## run 1
## miniRV
module miniRV (
    input   wire                clk,
    input   wire                rst,
    input   wire[31:0]      inst_i,
    input   wire[31:0]      mem_rdata_i,
    output  wire[13:0]   inst_addr_o,
    output  wire[15:0]          mem_addr_o,
    output  wire                mem_wen_o,
    output  wire[31:0]      mem_wdata_o,
    output          debug_wb_have_inst,    
    output [31:0]   debug_wb_pc,           
    output          debug_wb_ena,          
    output [4:0]    debug_wb_reg,          
    output [31:0]   debug_wb_value         
);
==> flow/config.mk <==
export PLATFORM = sky130hd
export DESIGN_NAME = miniRV
export DESIGN_NICKNAME = miniRV
export VERILOG_FILES = /design/flow/design.v
export SDC_FILE = /design/flow/constraint.sdc
export NUM_CORES = 4
export LEC_CHECK = 0
export CAP_MARGIN = 20
export CORE_MARGIN = 2
export CORE_UTILIZATION = 72
export CTS_CLUSTER_SIZE = 35
export PLACE_DENSITY = 0.66
export SETUP_SLACK_MARGIN = 2.01
export SLEW_MARGIN = 20
==> flow/constraint.sdc <==
create_clock -name core_clock -period 7.78 [get_ports {clk}]
set_input_delay 1.5560 -clock core_clock [delete_from_list [all_inputs] [get_ports {clk}]]
set_output_delay 1.5560 -clock core_clock [all_outputs]
set_load 0.01 [all_outputs]
run.sh (not shown) runs the stock make flow with config.mk's settings and CLKGATE_MAP_FILE=.
Run 1: GRT-0116 in 5_1_grt -> run aborted
diff inputs: run 1 => run 2
- SETUP_SLACK_MARGIN removed (was 2.01)
- CTS_CLUSTER_SIZE removed (was 35)
- CORE_UTILIZATION changed from 72 to 57
- PLACE_DENSITY removed (was 0.66)
- the clock period (ns, I/O delays scaled along) changed from 7.78 to 7.28
## What came out
Run 1 failed in 5_1_grt with GRT-0116.
Run 2 finished every stage; the final checks, however, were not passed, the failures being setup timing.
Of run 2 and run 1, run 2 shows the lower number of buffers inserted by post-CTS setup repair, with run 1 above it.
Of run 2 and run 1, the run reporting the lower pre-CTS worst setup slack was run 2.
In the reports for run 2 and run 1, the larger post-cts repair resize count belongs to run 1.
Comparing run 1 against run 2, there is no change at all in share of synthesized registers carrying an async set or reset.
Run 2 against run 1: number of standard-cell rows in the floorplan has increased, area of the chip has increased, post-placement cell count has increased.
What run 3 does differently from run 2 at the input level:
- CORE_UTILIZATION now 40, was 57
- the clock period (ns, I/O delays scaled along) now 12.2, was 7.28
Findings:
Run 3 | status: complete | timing, DRC, antenna: pass
Run 2 → run 3: sequential share of layout area increased 1.4 points, estimated wirelength of the detail-placed design moved up, power in the clock group moved down.
Row count of run 3 exceeds that of run 2 by more than 10%.
Between run 3 and run 2, floorplan core density is higher for run 2, run 3 comes in under that.
Relative to run 2, maximum clock rate decreased by about 24% in run 3.
For run 2, the timing endpoint of the critical path was u_if_id.inst_o[30], unlike run 3, where it was u_pc.pc_o[3].
Diff run 3..run 2 | area share of and-or/or-and cells after synthesis | unchanged
Run 3 vs run 2 on area overhead of the layout relative to synthesis: run 3 is the lower one.
Comparing the two runs side by side, run 3 comes out behind run 2 on clock period minus final worst setup slack.
Diff run 2..run 3 | switching fraction of total power | negligible
Compared with run 2, run 3 shows worst setup slack after layout higher by 2.64 ns.
[inputs] run 4 vs run 3
- the clock period (ns, I/O delays scaled along): 12.2 -> 8.95
--- outcome ---
Run 3 → run 4: total power after layout increased by about 40% relative to the old numbers, time the worst path needs with I/O delays and setup went down 1.23 ns. On critical path's largest stage delay, run 3 and run 4 are neck and neck. [run 4 vs run 3] maximum net fanout on the critical path: lower in run 4. Run 4 ends up with a flip-flop and latch share of the layout cell area that is 0.60 points lower than in run 3. Area added between synthesis and finish, run 3 and run 4: smaller value in run 3. [compare] base=run 3 new=run 4: sum of routed wire length over all layers +about 3%, design internal power +about 40%, worst-case setup margin in the final layout -2.02 ns. For run 3 and run 4, there was not a single run that failed to finish clean.
diff inputs: run 4 => run 5
- an added SETUP_SLACK_MARGIN of 0.21
- a change of CORE_UTILIZATION from 40 to 72
- an added CTS_CLUSTER_SIZE of 44
- a change of the clock period (ns, I/O delays scaled along) from 8.95 to 6.18
==> comparison <==
Seen in the log of run 5: GRT-0116 during 5_1_grt, after which the run never completed. Summary of run 5 over run 4: number of placement rows went down by 41, placer congestion estimate went up, TritonCTS buffer count decreased by 9.0% relative to the old numbers. Relative to run 4, number of buffers inserted by post-CTS setup repair has increased by 20 in run 5. Diff run 4..run 5 | count of input and output buffers | unchanged. Run 4 → run 5: height of the die went down about 25%; fraction of the yosys area taken by sequential cells held; total half-perimeter wirelength after legalization and detailed placement went up 15%; core box area went down about 45%.

Setup of alpha:
Starting RTL as in the previous note.
make LEC_CHECK=0 CAP_MARGIN=20 CORE_MARGIN=2 CORE_UTILIZATION=72 CTS_CLUSTER_SIZE=22 PLACE_DENSITY=0.66 SETUP_SLACK_MARGIN=1.9 SLEW_MARGIN=20 finish   # period 6.43 ns
In the summary table, alpha is marked failed, with error GRT-0116 raised in global routing.
#### Input delta (beta over alpha)
# alpha
export LEC_CHECK = 0
export CAP_MARGIN = 20
export CORE_MARGIN = 2
export CORE_UTILIZATION = 72
export CTS_CLUSTER_SIZE = 22
export PLACE_DENSITY = 0.66
export SETUP_SLACK_MARGIN = 1.9
export SLEW_MARGIN = 20
create_clock -name core_clock -period 6.43 [get_ports {clk}]
# beta
export LEC_CHECK = 0
export CAP_MARGIN = 20
export CORE_MARGIN = 2
export CORE_UTILIZATION = 40
export SLEW_MARGIN = 20
create_clock -name core_clock -period 9.5 [get_ports {clk}]
Results
beta: flow completed, timing, DRC and antenna clean
alpha terminated abnormally: global routing reported GRT-0116.
| number of clock sinks seen by CTS | alpha vs beta | ≈ equal |
Changes observed in beta relative to alpha: mean post-synth cell area held; area of the core went up 81%.
Compared beta vs alpha, and die size is up in beta.
Last weighted congestion value of the routability-driven placer sits lower in beta than in alpha.
Going from alpha to beta, vertical die dimension grew by more than a quarter.
Between alpha and beta, the flow reports instance count after placement with tap cells included increasing by a few percent.
Against alpha, number of rows in the core area in beta rose by more than a quarter.
Depth of the CTS H-tree: alpha vs beta identical
[inputs] gamma vs beta
# beta
export LEC_CHECK = 0
export CAP_MARGIN = 20
export CORE_MARGIN = 2
export CORE_UTILIZATION = 40
export SLEW_MARGIN = 20
create_clock -name core_clock -period 9.5 [get_ports {clk}]
# gamma
export LEC_CHECK = 0
export CAP_MARGIN = 20
export CORE_MARGIN = 2
export CORE_UTILIZATION = 72
export PLACE_DENSITY = 0.66
export SLEW_MARGIN = 20
create_clock -name core_clock -period 7.78 [get_ports {clk}]
--- outcome ---
- gamma did not run to completion, as it errored out during clock tree synthesis.
- Floorplan-stage core utilization: lower on beta
- Diff gamma..beta | share of synthesized cell area in and, or, nand and nor gates | unchanged
- For the placed wire-length estimate, gamma came in 10% higher than beta did.
- Overall die width ended up 25% lower on gamma than on beta.
Modified inputs, delta compared to gamma
# gamma
export LEC_CHECK = 0
export CAP_MARGIN = 20
export CORE_MARGIN = 2
export CORE_UTILIZATION = 72
export PLACE_DENSITY = 0.66
export SLEW_MARGIN = 20
create_clock -name core_clock -period 7.78 [get_ports {clk}]
# delta
export LEC_CHECK = 0
export CAP_MARGIN = 20
export CORE_MARGIN = 2
export CORE_UTILIZATION = 36
export SLEW_MARGIN = 20
create_clock -name core_clock -period 8.95 [get_ports {clk}]
==> results <==
- delta completed; timing, DRC and antenna clean
- For synthesized-area fraction occupied by xor and xnor cells, delta and gamma come out practically identical.
- From delta to gamma, area figure in the yosys stat output did not move at all.
- Looking at cell count after placement across delta and gamma, the one that comes out lower is gamma.
- Detailed placement HPWL on delta is ahead of gamma.
Setup changes, delta to epsilon
# delta
export LEC_CHECK = 0
export CAP_MARGIN = 20
export CORE_MARGIN = 2
export CORE_UTILIZATION = 36
export SLEW_MARGIN = 20
create_clock -name core_clock -period 8.95 [get_ports {clk}]
# epsilon
export LEC_CHECK = 0
export CAP_MARGIN = 20
export CORE_MARGIN = 2
export CORE_UTILIZATION = 57
export SLEW_MARGIN = 20
create_clock -name core_clock -period 5.61 [get_ports {clk}]
Findings:
- epsilon ended up with a higher cell area after layout than delta did.
- epsilon: complete, dirty (setup timing)
- Re proportion of register bits with asynchronous set or reset after synthesis: no difference whatsoever between epsilon and delta.
- Between delta and epsilon, the cell count went up.
- From delta to epsilon the numbers moved as follows: die area moved down, final worst slack moved down, share of total power in the clock network moved down.
No activity file was given, so power comes from the tool's default toggle rates.
